**flow/config.mk**
```make
export PLATFORM = sky130hd
export DESIGN_NAME = lc4_core
export DESIGN_NICKNAME = lc4_core
export VERILOG_FILES = /design/flow/design.v
export SDC_FILE = /design/flow/constraint.sdc
export NUM_CORES = 4
export LEC_CHECK = 0
export ABC_AREA = 1
export CAP_MARGIN = 20
export CORE_MARGIN = 2
export CORE_UTILIZATION = 68
export CTS_CLUSTER_DIAMETER = 267
export CTS_CLUSTER_SIZE = 34
export SLEW_MARGIN = 20
```
**flow/constraint.sdc**
```tcl
create_clock -name core_clock -period 32.8 [get_ports {clk}]
set_input_delay 6.5600 -clock core_clock [delete_from_list [all_inputs] [get_ports {clk}]]
set_output_delay 6.5600 -clock core_clock [all_outputs]
set_load 0.01 [all_outputs]
```
**flow/design.v**
```verilog
`timescale 1ns / 1ps
`default_nettype none
module Nbit_reg #(parameter n=1, r=0)
   (input  wire [n-1:0] in,
    output wire [n-1:0] out,
    input  wire         clk,
    input  wire         we,
    input  wire         gwe,
    input  wire         rst
    );
   reg [n-1:0] state;
   assign out = state;
   always @(posedge clk) 
     begin 
       if (gwe & rst) 
         state <= r;
       else if (gwe & we) 
         state <= in; 
     end
endmodule
module gp1(input wire a, b,
           output wire g, p);
   assign g = a & b;
   assign p = a | b;
endmodule
module gp4(input wire [3:0] gin, pin,
           input wire cin,
           output wire gout, pout,
           output wire [2:0] cout);
  assign pout = (&  pin [3:0]);
  assign gout = (gin[0] & pin[1] & pin[2] & pin[3]) |(gin[1] & pin[2] & pin[3])| (gin[2] & pin[3]) | gin[3];
  assign cout[0] = (gin[0] | pin[0] & cin); 
  assign cout[1] = (gin[1] | pin[1] & cout[0]);
  assign cout[2] = (gin[2] | pin[2] & cout[1]);
endmodule
module cla16
  (input wire [15:0]  a, b,
   input wire         cin,
   output wire [15:0] sum);
  wire [15:0] gin, pin;
  genvar i;
  for(i = 0; i < 16; i=i+1) begin
    gp1 g(.a(a[i]), .b(b[i]), .g(gin[i]), .p(pin[i]));
  end
  wire [15:0] cout;
  wire g30_1, p30_1;
  gpn #(4) gf1(.gin(gin[3:0]), .pin(pin[3:0]), .cin(cin), .gout(g30_1), .pout(p30_1), .cout(cout[2:0]));
  assign cout[3] = (cin & p30_1) | g30_1;
  wire g30_2, p30_2;
  gp4 gf2(.gin(gin[7:4]), .pin(pin[7:4]), .cin(cout[3]), .gout(g30_2), .pout(p30_2), .cout(cout[6:4]));
  assign cout[7] = (cout[3] & p30_2) | g30_2;
  wire g30_3, p30_3;
  gp4 gf3(.gin(gin[11:8]), .pin(pin[11:8]), .cin(cout[7]), .gout(g30_3), .pout(p30_3), .cout(cout[10:8]));
  assign cout[11] = (cout[7] & p30_3) | g30_3;
  wire g30_4, p30_4;
  gp4 gf4(.gin(gin[15:12]), .pin(pin[15:12]), .cin(cout[11]), .gout(g30_4), .pout(p30_4), .cout(cout[14:12]));
  assign cout[15] = (cout[11] & p30_4) | g30_4;
  assign sum[0] = a[0] ^ b[0] ^ cin;
  for(i = 1; i < 16; i = i + 1) begin
    assign sum[i] = a[i] ^ b[i] ^ cout[i - 1];
  end
endmodule
module gpn
  #(parameter N = 4)
  (input wire [N-1:0] gin, pin,
   input wire  cin,
   output wire gout, pout,
   output wire [N-2:0] cout);
  assign pout = (&  pin [N - 1:0]);
  wire [N-2: 0] temp;
  genvar i;
  for (i = 0; i < N-1; i = i + 1) begin
    assign temp[i] = gin[i] & (& pin[N-1:i+1]);
  end
  assign gout = (| temp [N-2:0]) | gin[N-1];
  assign cout[0] = (gin[0] | pin[0] & cin); 
  for(i = 0; i < N - 2; i = i + 1) begin
    assign cout[i + 1] = (gin[i + 1] | pin[i + 1] & cout[i]);
  end
endmodule
`timescale 1ns / 1ps
`default_nettype none
module lc4_divider(input  wire [15:0] i_dividend,
                   input  wire [15:0] i_divisor,
                   output wire [15:0] o_remainder,
                   output wire [15:0] o_quotient);
      wire [15:0] temp_rem [16:0];
      wire [15:0] temp_quot [16:0];
      wire [15:0] temp_div [16:0];
      assign temp_rem[0] = 16'b0;
      assign temp_quot[0] = 16'b0;
      assign temp_div[0] = i_dividend;
      genvar i;
      for (i = 0; i < 16; i = i + 1) begin
            lc4_divider_one_iter div_one_iter(.i_dividend(temp_div[i]),
                              .i_divisor(i_divisor),
                              .i_remainder(temp_rem[i]),
                              .i_quotient(temp_quot[i]),
                              .o_dividend(temp_div[i + 1]),
                              .o_remainder(temp_rem[i + 1]),
                              .o_quotient(temp_quot[i + 1]));
      end
      wire divisor_zero_check = (i_divisor == 16'b0);
      assign o_quotient = divisor_zero_check ? 16'b0 : temp_quot[16];
      assign o_remainder = divisor_zero_check ? 16'b0 : temp_rem[16];
endmodule  
module lc4_divider_one_iter(input  wire [15:0] i_dividend,
                            input  wire [15:0] i_divisor,
                            input  wire [15:0] i_remainder,
                            input  wire [15:0] i_quotient,
                            output wire [15:0] o_dividend,
                            output wire [15:0] o_remainder,
                            output wire [15:0] o_quotient);
      wire zerocheck = 0 == i_divisor;
      assign o_dividend = i_dividend << 1;
      wire [15:0] div_shift_t, a_comp_t, prequot, preremainder, tempquot, remshift;
      assign remshift = i_remainder << 1;
      assign div_shift_t = (i_dividend >> 15) & 1'b1;
      assign a_comp_t =  div_shift_t | remshift;
      wire select_t = a_comp_t < i_divisor;
      assign preremainder = (select_t ? a_comp_t : (a_comp_t - i_divisor));
      assign o_remainder = zerocheck ? 16'b0 : preremainder;
      assign tempquot = i_quotient << 1;
      assign prequot = (select_t ? tempquot : tempquot | 1'b1);
      assign o_quotient = zerocheck ? 16'b0 : prequot;
endmodule
`timescale 1ns / 1ps
`default_nettype none
module cla_input_rs (  
      input wire [15:0] insn,
      input wire [15:0] pc,
      input wire [15:0] r1,
      output wire [15:0] rs
);
      assign rs = (insn[15:12] == 4'd1) | (insn[15:12] == 4'd6) | (insn[15:12] == 4'd7) ? r1 : pc;
endmodule
module cla_input_rt (  
      input wire [15:0] insn,
      input wire [15:0] r2,
      input wire [15:0] imm11,
      input wire [15:0] imm5,
      input wire [15:0] uimm7,
      input wire [15:0] imm9,
      input wire [15:0] imm6,
      output wire [15:0] rt
);
      wire [15:0] mux1, mux2;
      assign mux1 = (insn[5:4] == 2'b00) ? r2 : ((insn[5:4] == 2'b01) ? ~r2 : imm5);
      assign mux2 = imm9;
      assign rt = (insn[15:12] == 4'b1100) ? imm11 : 
                  ((insn[15:12] == 4'b0001) ? mux1 : 
                   (insn[15:12] == 4'b0010) ? uimm7 :
                   (insn[15:12] == 4'b0000) ? mux2 :
                   (insn[15:12] == 4'b0110 | insn[15:12] == 4'b0111) ? imm6:
                   16'b0
                  );
endmodule
module cla_input_ci (
      input wire [15:0] insn,
      output wire cin
);
      wire mux_top = (insn[5:3] == 3'b010) ? ((insn[15:12] == 4'b0001) ? 1 : 0) : 0;
      wire mux_bot = (insn[15:12] == 4'b0000 | insn[15:12] == 4'b0100 | insn[15:12] == 4'b1100 | insn[15:12] == 4'b1111) ? 1 : 0;
      assign cin = mux_top | mux_bot;
endmodule
module comparators (
      input wire [15:0] insn,
      input wire [15:0] r1,
      input wire [15:0] r2,
      input wire [15:0] imm7,
      input wire [15:0] uimm7,
      output wire [15:0] comp_out
);
      wire [15:0] mux_rs = (insn[8:7] == 2'b00 | insn[8:7] == 2'b10) ? $signed(r1) : r1; 
      wire [15:0] mux_rt = (insn[8:7] == 2'b00) ? $signed(r2) : 
                        (insn[8:7] == 2'b01) ? r2 :
                        (insn[8:7] == 2'b10) ? imm7 :
                        uimm7;
      wire signed [15:0] signed_comp_out = ($signed(mux_rs) > $signed(mux_rt)) ? 16'b1 : ($signed(mux_rs) == $signed(mux_rt)) ? 16'b0 : 16'hFFFF;
      wire [15:0] unsigned_comp_out = (mux_rs > mux_rt) ? 16'b1 : (mux_rs == mux_rt) ? 16'b0 : 16'hFFFF;
      assign comp_out = (insn[8:7] == 2'b00 | insn[8:7] == 2'b10) ? signed_comp_out : unsigned_comp_out;
endmodule
module lc4_alu(input  wire [15:0] i_insn,
               input wire [15:0]  i_pc,
               input wire [15:0]  i_r1data,
               input wire [15:0]  i_r2data,
               output wire [15:0] o_result);
      wire [15:0] imm5, imm6, imm7, imm9, imm11, uimm4, uimm7, uimm8;
      assign uimm4 = {12'b0, i_insn[3:0]};
      assign uimm7 = {9'b0, i_insn[6:0]};
      assign uimm8 = {8'b0, i_insn[7:0]};
      assign imm5 = {{12{i_insn[4]}}, i_insn[3:0]};
      assign imm6 = {{11{i_insn[5]}}, i_insn[4:0]};
      assign imm7 = {{10{i_insn[6]}}, i_insn[5:0]};
      assign imm9 = {{8{i_insn[8]}}, i_insn[7:0]};
      assign imm11 = {{6{i_insn[10]}}, i_insn[9:0]};
      wire cla_cin;
      wire [15:0] cla_rt, cla_rs;
      cla_input_ci get_cin(.insn(i_insn), .cin(cla_cin));
      cla_input_rs get_rs(.insn(i_insn), .pc(i_pc), .r1(i_r1data), .rs(cla_rs));
      cla_input_rt get_rt(.insn(i_insn), .r2(i_r2data), .imm11(imm11), .imm5(imm5), .uimm7(uimm7), .imm9(imm9), .imm6(imm6), .rt(cla_rt));
      wire [15:0] cla_output;
      cla16 get_cla_out(.a(cla_rs), .b(cla_rt), .cin(cla_cin), .sum(cla_output));
      wire [15:0] mult_out = i_r1data * i_r2data;
      wire [15:0] div_out, mod_out;
      lc4_divider div(.i_dividend(i_r1data), .i_divisor(i_r2data), .o_remainder(mod_out), .o_quotient(div_out));
      wire [15:0] math_mux = (i_insn[5:3] == 3'b011) ? div_out : (i_insn[5:3] == 3'b001) ? mult_out : cla_output;
      wire [15:0] comp_result;
      comparators get_comp(.insn(i_insn), .r1(i_r1data), .r2(i_r2data), .imm7(imm7), .uimm7(uimm7), .comp_out(comp_result));
      wire signed [15:0] sra_temp = $signed(i_r1data) >>> uimm4;
      wire [15:0] shift_result = (i_insn[5:4] == 2'b00) ? (i_r1data << uimm4) : 
                              (i_insn[5:4] == 2'b01) ? sra_temp : 
                              (i_insn[5:4] == 2'b10) ? (i_r1data >> uimm4) : 
                              mod_out;
      wire [15:0] hiconst = (i_r1data & 8'hFF) | (uimm8 << 8);
      wire [15:0] trap = 16'h8000 | uimm8;
      wire [15:0] basic_log = (i_insn[5:3] == 3'b000) ? i_r1data & i_r2data :
                              (i_insn[5:3] == 3'b001) ? ~i_r1data :
                              (i_insn[5:3] == 3'b010) ? i_r1data | i_r2data :
                              (i_insn[5:3] == 3'b011) ? i_r1data ^ i_r2data :
                              i_r1data & imm5;
      wire [15:0] jsr_out =  (i_insn[11] == 1) ? ((i_pc & 16'h8000) | (i_insn[10:0] << 4)) : i_r1data;
      wire [15:0] jmp_out = (i_insn[11] == 1) ? cla_output : i_r1data;
      assign o_result =  (i_insn[15:12] == 4'b0100) ? jsr_out : 
                        (i_insn[15:12] == 4'b0101) ? basic_log : 
                        (i_insn[15:12] == 4'b1101) ? hiconst : 
                        (i_insn[15:12] == 4'b1111) ? trap :  
                        (i_insn[15:12] == 4'b1001) ? imm9 : 
                        (i_insn[15:12] == 4'b1010) ? shift_result : 
                        (i_insn[15:12] == 4'b0010) ? comp_result : 
                        (i_insn[15:12] == 4'b0001) ? math_mux : 
                        (i_insn[15:12] == 4'b1100) ? jmp_out : 
                        (i_insn[15:12] == 4'b0000) ? cla_output : 
                        (i_insn[15:12] == 4'b0110) ? cla_output : 
                        (i_insn[15:12] == 4'b0111) ? cla_output :
                        (i_insn[15:12] == 4'b1000) ? i_r1data : 
                        16'b0;
endmodule
`timescale 1ns / 1ps
`default_nettype none
module lc4_decoder(input  wire [15:0] insn,                
                   output wire [ 2:0] r1sel,               
                   output wire        r1re,                
                   output wire [ 2:0] r2sel,               
                   output wire        r2re,                
                   output wire [ 2:0] wsel,                
                   output wire        regfile_we,          
                   output wire        nzp_we,              
                   output wire        select_pc_plus_one,  
                   output wire        is_load,             
                   output wire        is_store,            
                   output wire        is_branch,           
                   output wire        is_control_insn      
                   );
   wire [3:0] opcode = insn[15:12];
   assign     is_branch = (opcode == 4'b0000 & insn != 0);
   wire       is_arith = (opcode == 4'b0001);
   wire       is_add = (is_arith & (insn[5:3] == 3'b000));
   wire       is_mul = (is_arith & (insn[5:3] == 3'b001));
   wire       is_sub = (is_arith & (insn[5:3] == 3'b010));
   wire       is_div = (is_arith & (insn[5:3] == 3'b011));
   wire       is_addi = (is_arith & insn[5]);
   wire       is_compare = (opcode == 4'b0010);
   wire       is_cmp = (is_compare & (insn[8:7] == 2'b00));
   wire       is_cmpu = (is_compare & (insn[8:7] == 2'b01));
   wire       is_cmpi = (is_compare & (insn[8:7] == 2'b10));
   wire       is_cmpiu = (is_compare & (insn[8:7] == 2'b11));
   wire       is_jsr = (insn[15:11] == 5'b01001);
   wire       is_jsrr = (insn[15:11] == 5'b01000);
   wire       is_logic = (opcode == 4'b0101);
   wire       is_and = (is_logic & (insn[5:3] == 3'b000));
   wire       is_not = (is_logic & (insn[5:3] == 3'b001));
   wire       is_or = (is_logic & (insn[5:3] == 3'b010));
   wire       is_xor = (is_logic & (insn[5:3] == 3'b011));
   wire       is_andi = (is_logic & insn[5]);
   wire       is_ldr = (opcode == 4'b0110);
   wire       is_str = (opcode == 4'b0111);
   wire       is_rti = (opcode == 4'b1000);
   wire       is_const = (opcode == 4'b1001);
   wire       is_shift = (opcode == 4'b1010);
   wire       is_sll = (is_shift & (insn[5:4] == 2'b00));
   wire       is_sra = (is_shift & (insn[5:4] == 2'b01));
   wire       is_srl = (is_shift & (insn[5:4] == 2'b10));
   wire       is_mod = (is_shift & (insn[5:4] == 2'b11));
   wire       is_jmpr = (insn[15:11] == 5'b11000);
   wire       is_jmp = (insn[15:11] == 5'b11001);
   wire       is_hiconst = (opcode == 4'b1101);
   wire       is_trap = (opcode == 4'b1111);
   assign r1sel = (is_compare | is_hiconst) ? insn[11:9] :   
                  (is_rti) ? 3'd7 : insn[8:6];
   assign r1re = is_arith | 
                 is_compare | 
                 is_jsrr | 
                 is_logic | 
                 is_ldr | 
                 is_str | 
                 is_rti | 
                 is_shift | 
                 is_jmpr |
                 is_hiconst
                 ;
   assign r2sel = (is_str) ? insn[11:9] : insn[2:0];  
   assign r2re = is_add | is_mul |  is_sub | is_div |
                 is_cmp | is_cmpu |
                 is_and | is_or | is_xor |
                 is_str |
                 is_mod;
   assign wsel = (is_jsr | is_jsrr | is_trap) ? 3'd7 : insn[11:9];   
   assign regfile_we = is_arith | is_jsr | is_jsrr | is_logic | is_ldr | is_const | is_shift | is_hiconst | is_trap;
   assign nzp_we = regfile_we | is_compare;
   assign select_pc_plus_one = is_trap | is_jsrr | is_jsr;
   assign is_load = is_ldr;
   assign is_store = is_str;
   assign is_control_insn =  is_jsr | is_jsrr | is_rti | is_jmpr | is_jmp | is_trap;
endmodule
`timescale 1ns / 1ps
`default_nettype none
module lc4_regfile #(parameter n = 16)
   (input  wire         clk,
    input  wire         gwe,
    input  wire         rst,
    input  wire [  2:0] i_rs,       
    output wire [n-1:0] o_rs_data,  
    input  wire [  2:0] i_rt,       
    output wire [n-1:0] o_rt_data,  
    input  wire [  2:0] i_rd,       
    input  wire [n-1:0] i_wdata,    
    input  wire         i_rd_we     
    );
    wire [8:0] registers_write_q;
    wire [16:0] o_data_temp [8:0];
    genvar i;
    for (i = 0; i < 8; i=i+1) begin
        assign registers_write_q[i] = (i_rd == i) & i_rd_we;
        Nbit_reg #(16, 0) thing_register(.in(i_wdata), .out(o_data_temp[i]), .clk(clk), .we(registers_write_q[i]), .gwe(gwe), .rst(rst));
    end
    assign o_rs_data = i_rs == 0 ? o_data_temp[0] :
                       i_rs == 1 ? o_data_temp[1] :
                       i_rs == 2 ? o_data_temp[2] :
                       i_rs == 3 ? o_data_temp[3] :
                       i_rs == 4 ? o_data_temp[4] :
                       i_rs == 5 ? o_data_temp[5] :
                       i_rs == 6 ? o_data_temp[6] :
                       o_data_temp[7];
    assign o_rt_data = i_rt == 0 ? o_data_temp[0] :
                       i_rt == 1 ? o_data_temp[1] :
                       i_rt == 2 ? o_data_temp[2] :
                       i_rt == 3 ? o_data_temp[3] :
                       i_rt == 4 ? o_data_temp[4] :
                       i_rt == 5 ? o_data_temp[5] :
                       i_rt == 6 ? o_data_temp[6] :
                       o_data_temp[7];
endmodule
`timescale 1ns / 1ps
`default_nettype none
module lc4_processor
   (input  wire        clk,                 
    input wire         rst,  
    input wire         gwe,  
    output wire [15:0] o_cur_pc,  
    input wire [15:0]  i_cur_insn,  
    output wire [15:0] o_dmem_addr,  
    input wire [15:0]  i_cur_dmem_data,  
    output wire        o_dmem_we,  
    output wire [15:0] o_dmem_towrite,  
    output wire [1:0]  test_stall,  
    output wire [15:0] test_cur_pc,  
    output wire [15:0] test_cur_insn,  
    output wire        test_regfile_we,  
    output wire [2:0]  test_regfile_wsel,  
    output wire [15:0] test_regfile_data,  
    output wire        test_nzp_we,  
    output wire [2:0]  test_nzp_new_bits,  
    output wire        test_dmem_we,  
    output wire [15:0] test_dmem_addr,  
    output wire [15:0] test_dmem_data,  
    input wire [7:0]   switch_data,  
    output wire [7:0]  led_data  
    );
   wire [15:0]   pc;       
   wire [15:0]   next_pc;  
   wire stall_load = is_load_X && ((r1sel_D_pre == wsel_X && r1re_D_pre) ||
                     ((r2sel_D_pre == wsel_X && r2re_D_pre) && ~is_store_D_pre));
   wire not_stall_q = ~stall_load && (~is_load_X || ~is_branch_D_pre);
   wire branched_q = (is_control_insn_X) || (is_branch_X & nzp_correct);
   wire [15:0] i_cur_insn_F = branched_q ? 16'b0 : i_cur_insn;
   wire [15:0] pc_F = branched_q ? 16'b0 : pc;
   wire [1:0] stall_F = branched_q ? 2'd2 : (not_stall_q ? 2'd0 : 2'd3);
   Nbit_reg #(16, 16'h8200) pc_reg (.in(next_pc), .out(pc), .clk(clk), .we(not_stall_q), .gwe(gwe), .rst(rst));
   wire [15:0] pc_D_pre, i_cur_insn_D_pre;
   Nbit_reg #(16, 16'h8200) pc_reg_D (.in(pc_F), .out(pc_D_pre), .clk(clk), .we(not_stall_q), .gwe(gwe), .rst(rst));
   Nbit_reg #(16, 16'b0) i_cur_insn_reg_D (.in(i_cur_insn_F), .out(i_cur_insn_D_pre), .clk(clk), .we(not_stall_q), .gwe(gwe), .rst(rst));
   wire [1:0] stall_D_pre;
   Nbit_reg #(2, 2'b10) stall_reg_D(.in(stall_F), .out(stall_D_pre), .clk(clk), .we(not_stall_q), .gwe(gwe), .rst(rst));
   wire [2:0] r1sel_D_pre, r2sel_D_pre, wsel_D_pre;
   wire r1re_D_pre, r2re_D_pre, regfile_we_D_pre, nzp_we_D_pre, select_pc_plus_one_D_pre, is_load_D_pre, is_store_D_pre, is_branch_D_pre, is_control_insn_D_pre;
   lc4_decoder decodermain(.insn(i_cur_insn_D_pre),  .r1sel(r1sel_D_pre), .r1re(r1re_D_pre), .r2sel(r2sel_D_pre), .r2re(r2re_D_pre), .wsel(wsel_D_pre), .regfile_we(regfile_we_D_pre), .nzp_we(nzp_we_D_pre), .select_pc_plus_one(select_pc_plus_one_D_pre), .is_load(is_load_D_pre), .is_store(is_store_D_pre), .is_branch(is_branch_D_pre), .is_control_insn(is_control_insn_D_pre));
   wire [15:0] o_rs_data1, o_rt_data1;
   lc4_regfile #(16) theregisterfile(.clk(clk), .gwe(gwe), .rst(rst),
    .i_rs(r1sel_D_pre),       
    .o_rs_data(o_rs_data1),  
    .i_rt(r2sel_D_pre),       
    .o_rt_data(o_rt_data1),  
    .i_rd_we(regfile_we_W),     
    .i_rd(wsel_W),       
    .i_wdata(i_wdata)    
    );
   wire[15:0] o_rs_data = (r1sel_D_pre == wsel_W) && regfile_we_W && r1re_D_pre ? i_wdata : o_rs_data1;
   wire[15:0] o_rt_data = (r2sel_D_pre == wsel_W) && regfile_we_W && r2re_D_pre ? i_wdata : o_rt_data1;
   wire [15:0] pc_plus_1, pc_plus_1_D;
   cla16 cla_one(.a(pc), .b(0), .cin(1), .sum(pc_plus_1));
   Nbit_reg #(16, 16'b0) pc_plus_one_reg_D(.in(pc_plus_1), .out(pc_plus_1_D), .clk(clk), .we(not_stall_q), .gwe(gwe), .rst(rst));
   wire r1re_D, r2re_D, regfile_we_D, nzp_we_D, select_pc_plus_one_D, is_load_D, is_store_D, is_branch_D, is_control_insn_D;
   wire nop_question = branched_q || ~not_stall_q;
   wire [15:0] pc_D = nop_question ? 16'b0 :  pc_D_pre;
   wire[15:0] i_cur_insn_D = nop_question ? 16'b0 :  i_cur_insn_D_pre;
   wire [2:0] r1sel_D,r2sel_D, wsel_D;
   assign r1sel_D = nop_question ? 3'b0 :  r1sel_D_pre;
   assign r2sel_D = nop_question ? 3'b0 :  r2sel_D_pre;
   assign wsel_D = nop_question ? 3'b0 :  wsel_D_pre;
   assign r1re_D = nop_question ? 1'b0 :  r1re_D_pre;
   assign r2re_D = nop_question ? 1'b0 :  r2re_D_pre;
   assign regfile_we_D = nop_question ? 1'b0 :  regfile_we_D_pre;
   assign select_pc_plus_one_D = nop_question ? 1'b0 :  select_pc_plus_one_D_pre;
   assign is_load_D = nop_question ? 1'b0 : is_load_D_pre;
   assign is_store_D = nop_question ? 1'b0 :  is_store_D_pre;
   assign is_branch_D = nop_question ? 1'b0 :  is_branch_D_pre;
   assign is_control_insn_D = nop_question ? 1'b0 :  is_control_insn_D_pre;
   assign nzp_we_D = nop_question ? 1'b0 :  nzp_we_D_pre;
   wire [1:0] stall_D = branched_q ? 2'b10 : (not_stall_q ? stall_D_pre : 2'b11);
   wire [1:0] stall_X;
   wire [2:0] r1sel_X,r2sel_X, wsel_X;
   wire r1re_X, r2re_X, regfile_we_X, nzp_we_X, select_pc_plus_one_X, is_load_X, is_store_X, is_branch_X, is_control_insn_X;
   wire [15:0] pc_X, o_rs_data_X, o_rt_data_X, i_cur_insn_X, pc_plus_1_X;
   Nbit_reg #(2, 2'b10) stall_reg_X(.in(stall_D), .out(stall_X), .clk(clk), .we(1'b1), .gwe(gwe), .rst(rst));
   Nbit_reg #(16, 16'h8200) pc_reg_X (.in(pc_D), .out(pc_X), .clk(clk), .we(1'b1), .gwe(gwe), .rst(rst));
   Nbit_reg #(16, 0) reg_rs_X (.in(o_rs_data), .out(o_rs_data_X), .clk(clk), .we(1'b1), .gwe(gwe), .rst(rst));
   Nbit_reg #(16, 0) reg_rt_X (.in(o_rt_data), .out(o_rt_data_X), .clk(clk), .we(1'b1), .gwe(gwe), .rst(rst));
   Nbit_reg #(16, 16'b0) pc_plus_one_reg_X(.in(pc_plus_1_D), .out(pc_plus_1_X), .clk(clk), .we(1'b1), .gwe(gwe), .rst(rst));
   Nbit_reg #(3, 0) r1sel_reg_X (.in(r1sel_D), .out(r1sel_X), .clk(clk), .we(1'b1), .gwe(gwe), .rst(rst));
   Nbit_reg #(3, 0) r2sel_reg_X (.in(r2sel_D), .out(r2sel_X), .clk(clk), .we(1'b1), .gwe(gwe), .rst(rst));
   Nbit_reg #(3, 0) wsel_reg_X (.in(wsel_D), .out(wsel_X), .clk(clk), .we(1'b1), .gwe(gwe), .rst(rst));
   Nbit_reg #(1, 0) r1re_reg_X (.in(r1re_D), .out(r1re_X), .clk(clk), .we(1'b1), .gwe(gwe), .rst(rst));
   Nbit_reg #(1, 0) r2re_reg_X (.in(r2re_D), .out(r2re_X), .clk(clk), .we(1'b1), .gwe(gwe), .rst(rst));
   Nbit_reg #(1, 0) regfile_we_reg_X (.in(regfile_we_D), .out(regfile_we_X), .clk(clk), .we(1'b1), .gwe(gwe), .rst(rst));
   Nbit_reg #(1, 0) nzp_we_reg_X (.in(nzp_we_D), .out(nzp_we_X), .clk(clk), .we(1'b1), .gwe(gwe), .rst(rst));
   Nbit_reg #(1, 0) select_pc_plus_one_reg_X (.in(select_pc_plus_one_D), .out(select_pc_plus_one_X), .clk(clk), .we(1'b1), .gwe(gwe), .rst(rst));
   Nbit_reg #(1, 0) is_load_reg_X (.in(is_load_D), .out(is_load_X), .clk(clk), .we(1'b1), .gwe(gwe), .rst(rst));
   Nbit_reg #(1, 0) is_store_reg_X (.in(is_store_D), .out(is_store_X), .clk(clk), .we(1'b1), .gwe(gwe), .rst(rst));
   Nbit_reg #(1, 0) is_branch_reg_X (.in(is_branch_D), .out(is_branch_X), .clk(clk), .we(1'b1), .gwe(gwe), .rst(rst));
   Nbit_reg #(1, 0) is_control_insn_reg_X (.in(is_control_insn_D), .out(is_control_insn_X), .clk(clk), .we(1'b1), .gwe(gwe), .rst(rst));
   Nbit_reg #(16, 0) i_cur_insn_reg_X (.in(i_cur_insn_D), .out(i_cur_insn_X), .clk(clk), .we(1'b1), .gwe(gwe), .rst(rst));
   wire [15:0] bypass_r1_1 = (r1sel_X == wsel_W) && regfile_we_W ? i_wdata : o_rs_data_X;
   wire [15:0] bypass_r2_1 = (r2sel_X == wsel_W) && regfile_we_W ? i_wdata : o_rt_data_X;
   wire [15:0] bypass_r1_full = (r1sel_X == wsel_M) && regfile_we_M ? alu_result_M : bypass_r1_1;
   wire [15:0] bypass_r2_full = (r2sel_X == wsel_M) && regfile_we_M ? alu_result_M : bypass_r2_1;
   wire [15:0] alu_result;
   lc4_alu alu_main(.i_insn(i_cur_insn_X), .i_pc(pc_X), .i_r1data(bypass_r1_full), .i_r2data(bypass_r2_full),
               .o_result(alu_result));
   wire [1:0] stall_M;
   Nbit_reg #(2, 2'b10) stall_reg_M(.in(stall_X), .out(stall_M), .clk(clk), .we(1'b1), .gwe(gwe), .rst(rst));
   wire [15:0] pc_M;
   Nbit_reg #(16, 16'h8200) pc_reg_M (.in(pc_X), .out(pc_M), .clk(clk), .we(1'b1), .gwe(gwe), .rst(rst));
   wire [15:0] o_rs_data_M;
   wire [15:0] o_rt_data_M_1;
   wire [15:0] alu_result_M;
   Nbit_reg #(16, 0) reg_rs_M (.in(bypass_r1_full), .out(o_rs_data_M), .clk(clk), .we(1'b1), .gwe(gwe), .rst(rst));
   Nbit_reg #(16, 0) reg_rt_M (.in(bypass_r2_full), .out(o_rt_data_M_1), .clk(clk), .we(1'b1), .gwe(gwe), .rst(rst));
   Nbit_reg #(16, 0) alu_result_reg_M (.in(alu_result), .out(alu_result_M), .clk(clk), .we(1'b1), .gwe(gwe), .rst(rst));
   wire[15:0] pc_plus_1_M;
   Nbit_reg #(16, 16'b0) pc_plus_one_reg_M(.in(pc_plus_1_X), .out(pc_plus_1_M), .clk(clk), .we(1'b1), .gwe(gwe), .rst(rst));
   wire [15:0] i_cur_insn_M;
   wire [2:0] r1sel_M, r2sel_M, wsel_M;
   wire r1re_M, r2re_M, regfile_we_M, nzp_we_M, select_pc_plus_one_M, is_load_M, is_store_M, is_branch_M, is_control_insn_M;
   Nbit_reg #(3, 0) r1sel_reg_M (.in(r1sel_X), .out(r1sel_M), .clk(clk), .we(1'b1), .gwe(gwe), .rst(rst));
   Nbit_reg #(3, 0) r2sel_reg_M (.in(r2sel_X), .out(r2sel_M), .clk(clk), .we(1'b1), .gwe(gwe), .rst(rst));
   Nbit_reg #(3, 0) wsel_reg_M (.in(wsel_X), .out(wsel_M), .clk(clk), .we(1'b1), .gwe(gwe), .rst(rst));
   Nbit_reg #(1, 0) r1re_reg_M (.in(r1re_X), .out(r1re_M), .clk(clk), .we(1'b1), .gwe(gwe), .rst(rst));
   Nbit_reg #(1, 0) r2re_reg_M (.in(r2re_X), .out(r2re_M), .clk(clk), .we(1'b1), .gwe(gwe), .rst(rst));
   Nbit_reg #(1, 0) regfile_we_reg_M (.in(regfile_we_X), .out(regfile_we_M), .clk(clk), .we(1'b1), .gwe(gwe), .rst(rst));
   Nbit_reg #(1, 0) nzp_we_reg_M (.in(nzp_we_X), .out(nzp_we_M), .clk(clk), .we(1'b1), .gwe(gwe), .rst(rst));
   Nbit_reg #(1, 0) select_pc_plus_one_reg_M (.in(select_pc_plus_one_X), .out(select_pc_plus_one_M), .clk(clk), .we(1'b1), .gwe(gwe), .rst(rst));
   Nbit_reg #(1, 0) is_load_reg_M (.in(is_load_X), .out(is_load_M), .clk(clk), .we(1'b1), .gwe(gwe), .rst(rst));
   Nbit_reg #(1, 0) is_store_reg_M (.in(is_store_X), .out(is_store_M), .clk(clk), .we(1'b1), .gwe(gwe), .rst(rst));
   Nbit_reg #(1, 0) is_branch_reg_M (.in(is_branch_X), .out(is_branch_M), .clk(clk), .we(1'b1), .gwe(gwe), .rst(rst));
   Nbit_reg #(1, 0) is_control_insn_reg_M (.in(is_control_insn_X), .out(is_control_insn_M), .clk(clk), .we(1'b1), .gwe(gwe), .rst(rst));
   Nbit_reg #(16, 0) i_cur_insn_reg_M (.in(i_cur_insn_X), .out(i_cur_insn_M), .clk(clk), .we(1'b1), .gwe(gwe), .rst(rst));
   wire [15:0] o_rt_data_M =  regfile_we_W && is_store_M && r2sel_M == wsel_W ? i_wdata : o_rt_data_M_1;
   wire [15:0] o_dmem_towrite_M = is_store_M ? o_rt_data_M : 16'b0;
   wire o_dmem_we_M = is_store_M;
   wire [15:0] o_dmem_addr_M = (is_load_M | is_store_M) ? alu_result_M : 16'b0;
   assign o_dmem_we = o_dmem_we_M;
   assign o_dmem_addr = o_dmem_addr_M;
   assign o_dmem_towrite = o_dmem_towrite_M;
   wire [15:0] i_cur_dmem_data_M = i_cur_dmem_data;
   Nbit_reg #(2, 2'b10) stall_reg_W(.in(stall_M), .out(test_stall), .clk(clk), .we(1'b1), .gwe(gwe), .rst(rst));
   wire [15:0] o_dmem_addr_W, o_dmem_towrite_W, i_cur_dmem_data_W;
   wire o_dmem_we_W;
   Nbit_reg #(16, 0) o_dem_addr_reg_W (.in(o_dmem_addr_M), .out(o_dmem_addr_W), .clk(clk), .we(1'b1), .gwe(gwe), .rst(rst));
   Nbit_reg #(16, 0) o_dem_towrite_reg_W (.in(o_dmem_towrite_M), .out(o_dmem_towrite_W), .clk(clk), .we(1'b1), .gwe(gwe), .rst(rst));
   Nbit_reg #(1, 0) o_dem_we_reg_W (.in(o_dmem_we_M), .out(o_dmem_we_W), .clk(clk), .we(1'b1), .gwe(gwe), .rst(rst));
   Nbit_reg #(16, 0) i_cur_dmem_data_reg_W (.in(i_cur_dmem_data_M), .out(i_cur_dmem_data_W), .clk(clk), .we(1'b1), .gwe(gwe), .rst(rst));
   wire[15:0] pc_plus_1_W;
   Nbit_reg #(16, 16'b0) pc_plus_one_reg_W(.in(pc_plus_1_M), .out(pc_plus_1_W), .clk(clk), .we(1'b1), .gwe(gwe), .rst(rst));
   wire [15:0] pc_W;
   Nbit_reg #(16, 16'h8200) pc_reg_W (.in(pc_M), .out(pc_W), .clk(clk), .we(1'b1), .gwe(gwe), .rst(rst));
   wire [15:0] o_rs_data_W;
   wire [15:0] o_rt_data_W;
   wire [15:0] alu_result_W;
   Nbit_reg #(16, 0) reg_rs_W (.in(o_rs_data_M), .out(o_rs_data_W), .clk(clk), .we(1'b1), .gwe(gwe), .rst(rst));
   Nbit_reg #(16, 0) reg_rt_W (.in(o_rt_data_M), .out(o_rt_data_W), .clk(clk), .we(1'b1), .gwe(gwe), .rst(rst));
   Nbit_reg #(16, 0) alu_result_reg_W (.in(alu_result_M), .out(alu_result_W), .clk(clk), .we(1'b1), .gwe(gwe), .rst(rst));
   wire [15:0] i_cur_insn_W;
   wire [2:0] r1sel_W, r2sel_W, wsel_W;
   wire r1re_W, r2re_W, regfile_we_W, nzp_we_W, select_pc_plus_one_W, is_load_W, is_store_W, is_branch_W, is_control_insn_W;
   Nbit_reg #(3, 0) r1sel_reg_W (.in(r1sel_M), .out(r1sel_W), .clk(clk), .we(1'b1), .gwe(gwe), .rst(rst));
   Nbit_reg #(3, 0) r2sel_reg_W (.in(r2sel_M), .out(r2sel_W), .clk(clk), .we(1'b1), .gwe(gwe), .rst(rst));
   Nbit_reg #(3, 0) wsel_reg_W (.in(wsel_M), .out(wsel_W), .clk(clk), .we(1'b1), .gwe(gwe), .rst(rst));
   Nbit_reg #(1, 0) r1re_reg_W (.in(r1re_M), .out(r1re_W), .clk(clk), .we(1'b1), .gwe(gwe), .rst(rst));
   Nbit_reg #(1, 0) r2re_reg_W (.in(r2re_M), .out(r2re_W), .clk(clk), .we(1'b1), .gwe(gwe), .rst(rst));
   Nbit_reg #(1, 0) regfile_we_reg_W (.in(regfile_we_M), .out(regfile_we_W), .clk(clk), .we(1'b1), .gwe(gwe), .rst(rst));
   Nbit_reg #(1, 0) nzp_we_reg_W (.in(nzp_we_M), .out(nzp_we_W), .clk(clk), .we(1'b1), .gwe(gwe), .rst(rst));
   Nbit_reg #(1, 0) select_pc_plus_one_reg_W (.in(select_pc_plus_one_M), .out(select_pc_plus_one_W), .clk(clk), .we(1'b1), .gwe(gwe), .rst(rst));
   Nbit_reg #(1, 0) is_load_reg_W (.in(is_load_M), .out(is_load_W), .clk(clk), .we(1'b1), .gwe(gwe), .rst(rst));
   Nbit_reg #(1, 0) is_store_reg_W (.in(is_store_M), .out(is_store_W), .clk(clk), .we(1'b1), .gwe(gwe), .rst(rst));
   Nbit_reg #(1, 0) is_branch_reg_W (.in(is_branch_M), .out(is_branch_W), .clk(clk), .we(1'b1), .gwe(gwe), .rst(rst));
   Nbit_reg #(1, 0) is_control_insn_reg_W (.in(is_control_insn_M), .out(is_control_insn_W), .clk(clk), .we(1'b1), .gwe(gwe), .rst(rst));
   Nbit_reg #(16, 0) i_cur_insn_reg_W (.in(i_cur_insn_M), .out(i_cur_insn_W), .clk(clk), .we(1'b1), .gwe(gwe), .rst(rst));
   wire [15:0] nzp_new_bits_input = is_control_insn_X ? pc_plus_1_X : alu_result;
   wire [2:0] nzp_new_bits = ($signed(nzp_new_bits_input) == 0) ? 3'b010 : 
                        ($signed(nzp_new_bits_input) > 0) ? 3'b001 :
                        3'b100;
   wire nzp_from_load = is_load_M && ~(nzp_we_X && ~is_load_X);
   wire [2:0] nzp_load_bits = ($signed(i_cur_dmem_data) == 0) ? 3'b010 :
                              ($signed(i_cur_dmem_data) > 0) ? 3'b001 :
                              3'b100;
   wire [2:0] nzp_reg_in = nzp_from_load ? nzp_load_bits : nzp_new_bits;
   wire [2:0] nzp_new_bits_M;
   Nbit_reg #(3, 0) nzp_reg_M (.in(nzp_new_bits), .out(nzp_new_bits_M), .clk(clk), .we(1'b1), .gwe(gwe), .rst(rst));
   wire [2:0] nzp_new_bits_W;
   Nbit_reg #(3, 0) nzp_reg_W (.in(nzp_new_bits_M), .out(nzp_new_bits_W), .clk(clk), .we(1'b1), .gwe(gwe), .rst(rst));
   wire nzp_correct = i_cur_insn_X[11] == 1 & nzp_old_bits == 3'b100 | 
                     i_cur_insn_X[10] == 1 & nzp_old_bits == 3'b010 |
                     i_cur_insn_X[9] == 1 & nzp_old_bits == 3'b001;
   wire [2:0] nzp_old_bits;
   Nbit_reg #(3, 0) nzp_reg (.in(nzp_reg_in), .out(nzp_old_bits), .clk(clk), .we(nzp_we_X | is_load_M), .gwe(gwe), .rst(rst));
   assign next_pc = (branched_q) ? alu_result : pc_plus_1;
   wire [15:0] alu_datamem_output = is_load_W ? i_cur_dmem_data_W : alu_result_W;
   wire [15:0] i_wdata = (select_pc_plus_one_W ? pc_plus_1_W : alu_datamem_output);
   assign test_cur_pc = pc_W;
   assign test_cur_insn = i_cur_insn_W;
   assign test_regfile_wsel = wsel_W;
   assign test_regfile_data = regfile_we_W ? i_wdata : 16'b0;
   assign test_nzp_we = nzp_we_W;
   assign test_dmem_we = is_store_W;
   assign test_nzp_new_bits = is_load_W ? ($signed(i_cur_dmem_data_W) == 0) ? 3'b010 : 
                        ($signed(i_cur_dmem_data_W) > 0) ? 3'b001 :
                        3'b100 : nzp_new_bits_W;
   assign test_dmem_addr = o_dmem_addr_W;
   assign test_dmem_data = is_store_W ? o_dmem_towrite_W : (is_load_W ? i_cur_dmem_data_W : 16'b0);
   assign test_regfile_we = regfile_we_W;
   assign o_cur_pc = pc;
endmodule
`timescale 1ns / 1ps
`default_nettype none
module lc4_core
   (input  wire        clk,
    input  wire        rst,
    output wire [15:0] o_cur_pc,
    input  wire [15:0] i_cur_insn,
    output wire [15:0] o_dmem_addr,
    input  wire [15:0] i_cur_dmem_data,
    output wire        o_dmem_we,
    output wire [15:0] o_dmem_towrite,
    output wire [1:0]  test_stall,
    output wire [15:0] test_cur_pc,
    output wire [15:0] test_cur_insn,
    output wire        test_regfile_we,
    output wire [2:0]  test_regfile_wsel,
    output wire [15:0] test_regfile_data,
    output wire        test_nzp_we,
    output wire [2:0]  test_nzp_new_bits,
    output wire        test_dmem_we,
    output wire [15:0] test_dmem_addr,
    output wire [15:0] test_dmem_data
    );
   wire [7:0] led_unused;
   lc4_processor proc (.clk(clk), .rst(rst), .gwe(1'b1),
                       .o_cur_pc(o_cur_pc), .i_cur_insn(i_cur_insn),
                       .o_dmem_addr(o_dmem_addr), .i_cur_dmem_data(i_cur_dmem_data),
                       .o_dmem_we(o_dmem_we), .o_dmem_towrite(o_dmem_towrite),
                       .test_stall(test_stall), .test_cur_pc(test_cur_pc),
                       .test_cur_insn(test_cur_insn), .test_regfile_we(test_regfile_we),
                       .test_regfile_wsel(test_regfile_wsel), .test_regfile_data(test_regfile_data),
                       .test_nzp_we(test_nzp_we), .test_nzp_new_bits(test_nzp_new_bits),
                       .test_dmem_we(test_dmem_we), .test_dmem_addr(test_dmem_addr),
                       .test_dmem_data(test_dmem_data),
                       .switch_data(8'd0), .led_data(led_unused));
endmodule
```
**flow/run.sh**
```bash
#!/bin/bash
# the make line also repeats each setting of config.mk as NAME=value (left out here)
make -C /OpenROAD-flow-scripts/flow DESIGN_CONFIG=/design/flow/config.mk WORK_HOME=/design/flow/orfs CLKGATE_MAP_FILE= finish
```
==> summary.txt, run 1 <==
yosys + openroad results -> outcome=stopped before the end, Failed at=global routing (5_1_grt), starting density of the core=between 60% and 70%, Compound Share, Synth=21.42%, I/O Buffers=roughly 170, I/O Pins=around 170, Final HPWL DP=roughly 110000 um, synthesis area per yosys=42620 um2, DP Area=between 40000 and 50000 um2, MUX share of area=less than 1%, CTS sink count=between 500 and 600, distinct lib cells=just over 70, Synth Area in Adders=between 15 and 20%, Post-Syn Area=approximately 43000 um2, Rows=91, die width=roughly 250 um, Post-Synth Simple-Gate Area=between 20% and 30%, die height=254.3 um, comb area leader=simple AND/OR/NAND/NOR gates, GPL Wtd Cong=roughly 1.1, cts hold-fix bufs=0, most frequent cells after synthesis=nand2_1, inv_1, nor2_1, CORE AREA=just over 60000 um2, flip-flops with a built-in enable=0, Largest type area fraction=between 20% and 30%, Max clock buf depth=3, post-synthesis area per instance=~6.7 um2, Main synth FF type=dfxtp_1, share of flip-flops with an asynchronous set or reset=0%, Seq share, synth=~24%, Mapped Cells=~6.4k, CTS Root Cell=clkbuf_16, Inserted Clock Buffers=19, Synth Area in XOR/XNOR=approximately 3.5%, cell taking the most area after synthesis=dfxtp_1, # H-tree levels=1, count leader, synth=nand2_1, Registers, synthesis=slightly above 500, Yosys warnings=10, die area=~65000 um2, top cells, area=dfxtp_1, ha_1, nand2_1, number of cells in Yosys stat=about 6.4k, dpl cells=7312, pre-CTS WS=-1.485 ns
-- timing repair --
action,in CTS
gates resized,37
setup endpoints to repair,38
endpoints found under the hold margin,0
setup buffers,2
pin swaps,2
==> run 2: changes to the inputs <==
CORE_UTILIZATION = 72   (was 68)
CTS_CLUSTER_DIAMETER = unset   (was 267)
CTS_CLUSTER_SIZE = 15   (was 34)
GPL_ROUTABILITY_DRIVEN = 1   (was unset)
GPL_TIMING_DRIVEN = 1   (was unset)
HOLD_SLACK_MARGIN = -0.1   (was unset)
MAX_ROUTING_LAYER = met4   (was unset)
PLACE_DENSITY_LB_ADDON = 0.24   (was unset)
SETUP_SLACK_MARGIN = 5.0   (was unset)
clock period = 33.6 ns   (was 32.8 ns; I/O delays follow)
==> run 2 against run 1 <==
Net effect:
- the flow again stops in global routing (5_1_grt)
- synthesized cell count unchanged
- synthesized area did not move
- die size down 5.5%
==> summary.txt, run 2 <==
yosys + openroad results -> outcome=stopped before the end, Failed at=global routing (5_1_grt), stop err=[ERROR GRT-0116] Global routing finished with congestion. Check the congestion regions in the DRC Viewer., top cells, area=dfxtp_1, ha_1, nand2_1, I/O Buffers=approximately 170, I/O Pins=about 170, post-synthesis area per instance=approximately 6.7 um2, distinct lib cells=between 70 and 80, count leader, synth=nand2_1, Max clock buf depth=3, number of cells in Yosys stat=approximately 6.4k, Compound Share, Synth=a little over a fifth, CTS sink count=515, Total GRT Usage=approximately 87%, CORE AREA=a little under 60000 um2, die height=247.3 um, MUX share of area=less than 1%, Main synth FF type=dfxtp_1, flip-flops with a built-in enable=0, die area=61150 um2, Synth Area in XOR/XNOR=3.514%, DP Area=between 40000 and 50000 um2, cell taking the most area after synthesis=dfxtp_1, Mapped Cells=~6.4k, most frequent cells after synthesis=nand2_1, inv_1, nor2_1, Final HPWL DP=about 120000 um, die width=~250 um, Yosys warnings=10, Post-Syn Area=42620 um2, GR Overflow Total=approximately 900, Synth Area in Adders=between 10% and 20%, Inserted Clock Buffers=about 49, synthesis area per yosys=around 43000 um2, Largest type area fraction=approximately a quarter, CTS Root Cell=clkbuf_16, share of flip-flops with an asynchronous set or reset=0%, # H-tree levels=2, Rows=roughly 90, comb area leader=simple AND/OR/NAND/NOR gates, Seq share, synth=approximately a quarter, Post-Synth Simple-Gate Area=22.89%, GPL Wtd Cong=roughly 1.1, starting density of the core=72.48%, Registers, synthesis=approximately 520
run 2: through the flow:
step	cells	hold slack [ns]	setup slack, ns
after floorplan	6357	0.3883	4.724
after global placement	7122	0.3893	0.7734
after CTS	7582	0.4042	3.481
after detailed placement	7122	0.3920	-0.6055
run 2: metal layers:
| metal | GRT overflow | global-route usage (%) |
|---|---|---|
| met1 | 125 | 84.86 |
| met2 | 452 | 99.84 |
| met3 | 105 | 74.10 |
| met4 | 219 | 86.09 |
| met5 | - | - |
run 2: timing repair:
item	CTS
pin swaps	269
endpoints found under the setup margin	38
hold buffers	0
buffers inserted	367
gates resized	379
gates cloned	5
==> run 3: changes to the inputs <==
CORE_ASPECT_RATIO = 0.88   (was unset)
CORE_UTILIZATION = 58   (was 72)
CTS_CLUSTER_DIAMETER = 278   (was unset)
CTS_CLUSTER_SIZE = unset   (was 15)
GPL_ROUTABILITY_DRIVEN = unset   (was 1)
GPL_TIMING_DRIVEN = unset   (was 1)
HOLD_SLACK_MARGIN = unset   (was -0.1)
MAX_ROUTING_LAYER = unset   (was met4)
PLACE_DENSITY = 0.42   (was unset)
PLACE_DENSITY_LB_ADDON = unset   (was 0.24)
SETUP_SLACK_MARGIN = -1.34   (was 5.0)
TNS_END_PERCENT = 5   (was unset)
clock period = 21.7 ns   (was 33.6 ns; I/O delays follow)
==> run 3 against run 2 <==
Net effect:
- die size is 24% higher
- the layout now fails its checks (setup timing)
- synthesized area unchanged
- synthesized cell count unchanged
==> summary.txt, run 3 <==
run results: CORE AREA=approximately 73000 um2, outcome=finished with violations, Setup CP Type=reg -> reg, Final HPWL DP=124700 um, GR Overflow Total=0, Post-Syn Area=about 43000 um2, Slew Limit Fails=0, critical path depth=~250, crit path DAT=roughly 32 ns, CTS Root Cell=clkbuf_16, starting density of the core=a little under 60%, final setup violating endpoints=38, Max Cap Viol=0, die width=approximately 290 um, Avg WL per Cell=20.36 um, Registers, synthesis=roughly 500, Main synth FF type=dfxtp_1, Rel. slew slack=between 20% and 30%, Vias per Instance=a little under 6, Vias=about 49k, clk latency late pin=0.58 ns, R2R Path Start=proc.is_load_reg_W.state, Slowest cell on crit path=fa_2, Slew @ Worst Pin=between 1 and 1.5 ns, MUX share of area=0.1174%, Tcrit/Tclk final=144.2%, largest incremental delay on the critical path=~0.41 ns, Crit. End Element=flip-flop, f_max=0.03195 GHz, SO Viols=setup timing, most frequent cells after synthesis=nand2_1, inv_1, nor2_1, Rows=roughly 93, top cells, area=dfxtp_1, ha_1, nand2_1, Layout area overhead=30.31%, dpl cells=between 8k and 9k, clock-pin transition on the worst setup and hold timing paths=roughly 0.07 ns, Nets=between 7k and 8k, Total GRT Usage=between 40% and 50%, Bufs and invs on worst path=36, Post-Synth Simple-Gate Area=between 20% and 30%, flip-flops with a built-in enable=0, Inserted Clock Buffers=45, distinct lib cells=roughly 72, count leader, synth=nand2_1, Critical Path Start Type=flip-flop, Max clock buf depth=3, CP delay by family, top=AND-OR/OR-AND gates, GPL Wtd Cong=between 1 and 1.5, post-synthesis area per instance=approximately 6.7 um2, vias in the first global route=45.20k, drt initial violations=roughly 5.5k, Hold Path Origin=proc.pc_reg_M.state[0], post-route ant nets=0, end of the critical path=proc.nzp_reg_M.state[0], tool warnings=roughly 88, clk_skew=around 0.032 ns, Yosys warnings=10, CP max FO=14, Compound Share, Synth=21.42%, initial antenna violation count=3, post-layout util=76.11%, R2R Path End=proc.nzp_reg_M.state[0], Largest type area fraction=between 20% and 30%, crit path DRT=roughly 22 ns, Tmin final=about 31 ns, Crit. Startpoint=proc.is_load_reg_W.state, comb area leader=simple AND/OR/NAND/NOR gates, synthesis area per yosys=between 40000 and 50000 um2, Seq share, synth=approximately a quarter, Synth Area in XOR/XNOR=between 3 and 4%, I/O Pins=around 170, Hold Path Class=reg -> reg, Routed Wire Length=between 150000 and 200000 um, Final Hold Fails=0, die area=around 76000 um2, largest net degree at the start of global routing=101, cell repeated most along the worst path=nand2_1, RSZ-0062 raised after global routing=true, Worst Hold Path EP=proc.pc_reg_W.state[0], number of cells in Yosys stat=6351, # H-tree levels=2, die height=~260 um, final setup margin=-9.597 ns, setup TNS=-351.16 ns, share of flip-flops with an asynchronous set or reset=0%, I/O Buffers=approximately 170, Synth Area in Adders=between 10% and 20%, cell count of the worst reg-to-reg path=approximately 250, CTS tree=yes, worst hold path depth=2, drt first pass iters=9, first-pass GRT wire length=256000 um, cell taking the most area after synthesis=dfxtp_1, DRC=0, reg2reg setup slack=-9.60 ns, post-route non-filler standard cell count=approximately 8.3k, Mapped Cells=roughly 6.4k, CTS sink count=around 520
[run 3: routing by layer]
metal  vias up  global-route usage [%]  share of wire, %
li1      22810                       -                 -
met1     22460                   61.00                42
met2      2754                   64.18                42
met3       477                   8.988                12
met4         2                   14.96               4.2
met5         -                  0.2502            0.0071
[run 3: per-stage QoR]
stage	cell area [um2]	hold slack (ns)	setup WS, ns
2_1_floorplan	43150	0.3883	-7.532
3_3_place_gp	52010	0.3899	-8.709
3_5_place_dp	52010	0.3934	-9.889
4_1_cts	54450	0.4024	-8.543
5_1_grt	55530	0.4121	-12.03
6_report	55530	0.4003	-9.597
[run 3: layout make-up]
type | instances | area (um2)
antenna | 2 | 5.005
clock buffer | 62 | 1260
clock inverter | 11 | 130.1
fill | 5507 | 17430
inverter | 949 | 3602
multi-input combinational | 4601 | 29210
sequential | 515 | 10330
tap | 950 | 1189
timing repair buffer | 1237 | 9808
[run 3: what timing repair did]
item / in CTS / in global routing
gates resized: 146 / 177
hold buffers: 0 / 0
pin swaps: 107 / 184
endpoints found under the hold margin: 0 / 0
endpoints found under the setup margin: 38 / 38
setup buffers: 65 / 46
==> run 4: changes to the inputs <==
ABC_AREA = unset   (was 1)
CORE_ASPECT_RATIO = unset   (was 0.88)
CORE_UTILIZATION = 55   (was 58)
CTS_CLUSTER_DIAMETER = unset   (was 278)
CTS_CLUSTER_SIZE = 98   (was unset)
PLACE_DENSITY = unset   (was 0.42)
SETUP_SLACK_MARGIN = unset   (was -1.34)
TNS_END_PERCENT = unset   (was 5)
clock period = 37.0 ns   (was 21.7 ns; I/O delays follow)
==> run 4 against run 3 <==
Net effect:
- the run now finishes clean
- die size increased by 14%
- via count increased by 2.3%
- non-clock buffer count decreased by 732
- routed wire length increased by 18%
- critical path type unchanged
==> summary.txt, run 4 <==
run results: Tmin final=35.71 ns, clock-pin transition on the worst setup and hold timing paths=0.07 ns, flip-flops with a built-in enable=0, Setup CP Type=reg -> reg, count leader, synth=nand2_1, number of cells in Yosys stat=between 6k and 7k, cell taking the most area after synthesis=dfxtp_1, Tcrit/Tclk final=between 90% and 100%, Synth Area in XOR/XNOR=about 4.5%, clk latency late pin=0.64 ns, Post-Syn Area=46030 um2, Bufs and invs on worst path=17, R2R Path Start=proc.wsel_reg_W.state[0], reg2reg setup slack=between 1 and 1.5 ns, initial antenna violation count=7, cell repeated most along the worst path=ha_1, Max clock buf depth=3, Mapped Cells=just over 6k, f_max=about 0.028 GHz, drt initial violations=slightly above 6k, CTS sink count=between 500 and 600, Post-Synth Simple-Gate Area=roughly a quarter, CP max FO=43, synthesis area per yosys=46030 um2, Layout area overhead=14.38%, cell count of the worst reg-to-reg path=between 150 and 200, largest incremental delay on the critical path=just under 0.9 ns, share of flip-flops with an asynchronous set or reset=0%, distinct lib cells=~110, post-synthesis area per instance=7.413 um2, Nets=roughly 6.9k, critical path depth=approximately 150, top cells, area=dfxtp_1, ha_1, nand2_1, first-pass GRT wire length=~290000 um, GPL Wtd Cong=roughly 1.1, largest net degree at the start of global routing=about 140, most frequent cells after synthesis=nand2_1, nor2_1, a21oi_1, die width=293.3 um, outcome=finished clean, post-route ant nets=0, crit path DAT=roughly 36 ns, drt first pass iters=8, Hold Path Origin=proc.stall_reg_X.state[1], MUX share of area=around 3.2%, CORE AREA=approximately 83000 um2, clk_skew=around 0.06 ns, post-route non-filler standard cell count=approximately 7.5k, Routed Wire Length=200700 um, Hold Path Class=reg -> reg, GR Overflow Total=0, Slew @ Worst Pin=~1.2 ns, crit path DRT=roughly 38 ns, tool warnings=between 80 and 90, Rel. slew slack=between 20% and 30%, CTS tree=yes, Slew Limit Fails=0, end of the critical path=proc.nzp_reg_M.state[0], I/O Pins=~170, Seq share, synth=22.40%, CP delay by family, top=AND-OR/OR-AND gates, dpl cells=about 7.4k, # H-tree levels=2, Registers, synthesis=just over 500, Largest type area fraction=roughly 22%, Final HPWL DP=roughly 140000 um, starting density of the core=about 55%, DRC=0, Main synth FF type=dfxtp_1, Critical Path Start Type=flip-flop, Compound Share, Synth=between 20% and 30%, Yosys warnings=10, Synth Area in Adders=between 10% and 20%, worst hold path depth=1, vias in the first global route=46.65k, Crit. Startpoint=proc.wsel_reg_W.state[0], R2R Path End=proc.nzp_reg_M.state[0], Avg WL per Cell=between 20 and 30 um, Inserted Clock Buffers=around 48, Worst Hold Path EP=proc.stall_reg_M.state[1], final setup violating endpoints=0, Slowest cell on crit path=a21oi_1, Total GRT Usage=44.94%, Vias=approximately 50k, comb area leader=AND-OR/OR-AND gates, Crit. End Element=flip-flop, I/O Buffers=173, cts hold-fix bufs=0, die area=86020 um2, Max Cap Viol=0, CTS Root Cell=clkbuf_16, Vias per Instance=between 6 and 7, Rows=106, die height=a little under 300 um, Final Hold Fails=0
[run 4: layout make-up]
class / instances / area, um2
Timing Repair Buffer: 505 / 4320
Inverter: 285 / 1070
Clock inverter: 32 / 528.0
Tap cell: 1080 / 1351
Clock buffer: 56 / 1271
Fill cell: 7637 / 30640
Multi-Input combinational cell: 5020 / 33780
Antenna cell: 4 / 10.01
Sequential cell: 515 / 10320
[run 4: metrics by stage]
step / hold WS [ns] / setup slack [ns] / area, um2 / TNS, ns / util [%]
5_1_grt: 0.4153 / -0.2657 / 52640 / -0.8821 / 63.20
2_1_floorplan: 0.3895 / 0.07785 / 46050 / 0 / -
3_3_place_gp: 0.3917 / -0.3668 / 49940 / -1.336 / 59.95
6_report: 0.4087 / 1.289 / 52650 / 0 / 63.21
3_5_place_dp: 0.3950 / -0.6867 / 49950 / -4.149 / 59.97
4_1_cts: 0.4114 / 0.05219 / 51800 / 0 / 62.19
[run 4: what timing repair did]
action	CTS	global route
resized	13	167
setup buffers	1	27
cloned	0	2
setup endpoints to repair	26	38
pin swaps	2	45
[run 4: per-layer routing]
metal	wire length [um]	track usage, %
met5	13	0
met4	15560	30.31
met3	23610	10.62
met2	84730	67.71
met1	76770	57.11
==> run 5: changes to the inputs <==
CORE_MARGIN = 4   (was 2)
CORE_UTILIZATION = 40   (was 55)
CTS_CLUSTER_SIZE = unset   (was 98)
GPL_TIMING_DRIVEN = 0   (was unset)
SETUP_SLACK_MARGIN = 0.46   (was unset)
TNS_END_PERCENT = 20   (was unset)
clock period = 40.0 ns   (was 37.0 ns; I/O delays follow)
==> run 5 against run 4 <==
Net effect:
- highest routed layer is now met4
- sequential share of layout area shrank 0.54 points
- via count is 1.6% higher
- final cell count is 8.1% higher
==> summary.txt, run 5 <==
run results: outcome=finished clean, CTS Root Cell=clkbuf_16, distinct lib cells=between 100 and 150, Critical Path Start Type=flip-flop, I/O Pins=174, starting density of the core=between 40% and 50%, CTS tree=yes, Main synth FF type=dfxtp_1, largest net degree at the start of global routing=26, clk_skew=about 0.055 ns, Post-Syn Area=46030 um2, final setup violating endpoints=0, CORE AREA=about 110000 um2, MUX share of area=3.197%, Rows=~120, Synth Area in Adders=between 10% and 20%, crit path DRT=40.53 ns, Hold Path Origin=proc.stall_reg_X.state[1], crit path DAT=~39 ns, Vias=roughly 50k, Worst Hold Path EP=proc.stall_reg_M.state[1], cell count of the worst reg-to-reg path=~160, reg2reg setup slack=1.31 ns, Max clock buf depth=3, initial antenna violation count=7, post-synthesis area per instance=7.413 um2, CTS sink count=515, I/O Buffers=around 170, CP delay by family, top=AND-OR/OR-AND gates, die width=roughly 350 um, Rel. slew slack=12.64%, drt initial violations=between 6k and 7k, Setup CP Type=reg -> reg, drt first pass iters=8, RSZ-0062 raised after global routing=false, post-route ant nets=0, Tmin final=~39 ns, Crit. End Element=flip-flop, cts hold-fix bufs=0, cell taking the most area after synthesis=dfxtp_1, Hold Path Class=reg -> reg, Mapped Cells=between 6k and 7k, Slew Limit Fails=0, final setup margin=between 1 and 1.5 ns, number of cells in Yosys stat=around 6.2k, Final HPWL DP=175800 um, share of flip-flops with an asynchronous set or reset=0%, DRC=0, register area=approximately 10000 um2, GPL Wtd Cong=1.025, flip-flops with a built-in enable=0, post-layout util=a little under half, Registers, synthesis=approximately 500, top cells, area=dfxtp_1, ha_1, nand2_1, GR Overflow Total=0, end of the critical path=proc.nzp_reg.state[3], count leader, synth=nand2_1, die area=between 100000 and 150000 um2, Routed Wire Length=about 230000 um, Slew @ Worst Pin=1.310 ns, pre-CTS WS=-12.62 ns, Seq share, synth=~22%, R2R Path End=proc.nzp_reg.state[3], most frequent cells after synthesis=nand2_1, nor2_1, a21oi_1, vias in the first global route=about 47k, Slowest cell on crit path=clkbuf_1, Yosys warnings=10, synthesis area per yosys=roughly 46000 um2, # H-tree levels=2, Nets=7078, clock-pin transition on the worst setup and hold timing paths=~0.060 ns, Total GRT Usage=about 36%, comb area leader=AND-OR/OR-AND gates, worst hold path depth=1, Tcrit/Tclk final=between 90% and 100%, clk latency late pin=around 0.64 ns, Max Cap Viol=0, Synth Area in XOR/XNOR=4.482%, R2R Path Start=proc.is_load_reg_W.state, dpl cells=approximately 7.9k, critical path depth=roughly 160, Layout area overhead=17.57%, largest incremental delay on the critical path=0.93 ns, Inserted Clock Buffers=around 52, cell repeated most along the worst path=ha_1, Fill cells=between 10k and 15k, die height=347.2 um, Avg WL per Cell=28.53 um, combinational gate area=34270 um2, Vias per Instance=between 6 and 7, Compound Share, Synth=between 20% and 30%, tool warnings=approximately 80, f_max=between 0.02 and 0.03 GHz, Bufs and invs on worst path=30, CP max FO=10, Largest type area fraction=22.40%, final hold slack=about 0.41 ns, Post-Synth Simple-Gate Area=between 20% and 30%, post-route non-filler standard cell count=slightly above 8k, first-pass GRT wire length=roughly 330000 um, Final Hold Fails=0, Crit. Startpoint=proc.is_load_reg_W.state
==> run 5: repair_timing <==
item                                    4_1_cts  5_1_grt
endpoints found under the setup margin       38       38
setup buffers                                43       45
pin swaps                                    30       56
gates resized                               202      211
cloned                                        0        1
==> run 5: stage by stage <==
stage / setup TNS (ns) / instance area (um2)
detailed placement: -434.30 / 50120
floorplan: 0 / 46050
finish: 0 / 54120
global placement: -517.80 / 49680
CTS: 0 / 53020
global route: 0 / 54100
==> run 5: layout make-up <==
type                            count  area share, %
Antenna cell                        6        0.02774
Buffer                            396          3.641
Clock buffer                       66          2.650
Clock inverter                     28         0.6843
Inverter                          285          1.988
Multi-Input combinational cell   5019          63.32
Sequential cell                   515          19.06
Tap cell                         1512          3.496
Timing Repair Buffer              279          5.137
==> run 5: per-layer routing <==
| metal | routed length (um) | track usage [%] | vias to the layer above |
|---|---|---|---|
| met1 | 94160 | 48.00 | 24290 |
| met4 | 15770 | 20.31 | 0 |
| met3 | 21920 | 6.537 | 736 |
| met5 | 0 | 0 | - |
| met2 | 99430 | 56.09 | 2838 |
| li1 | - | - | 22550 |
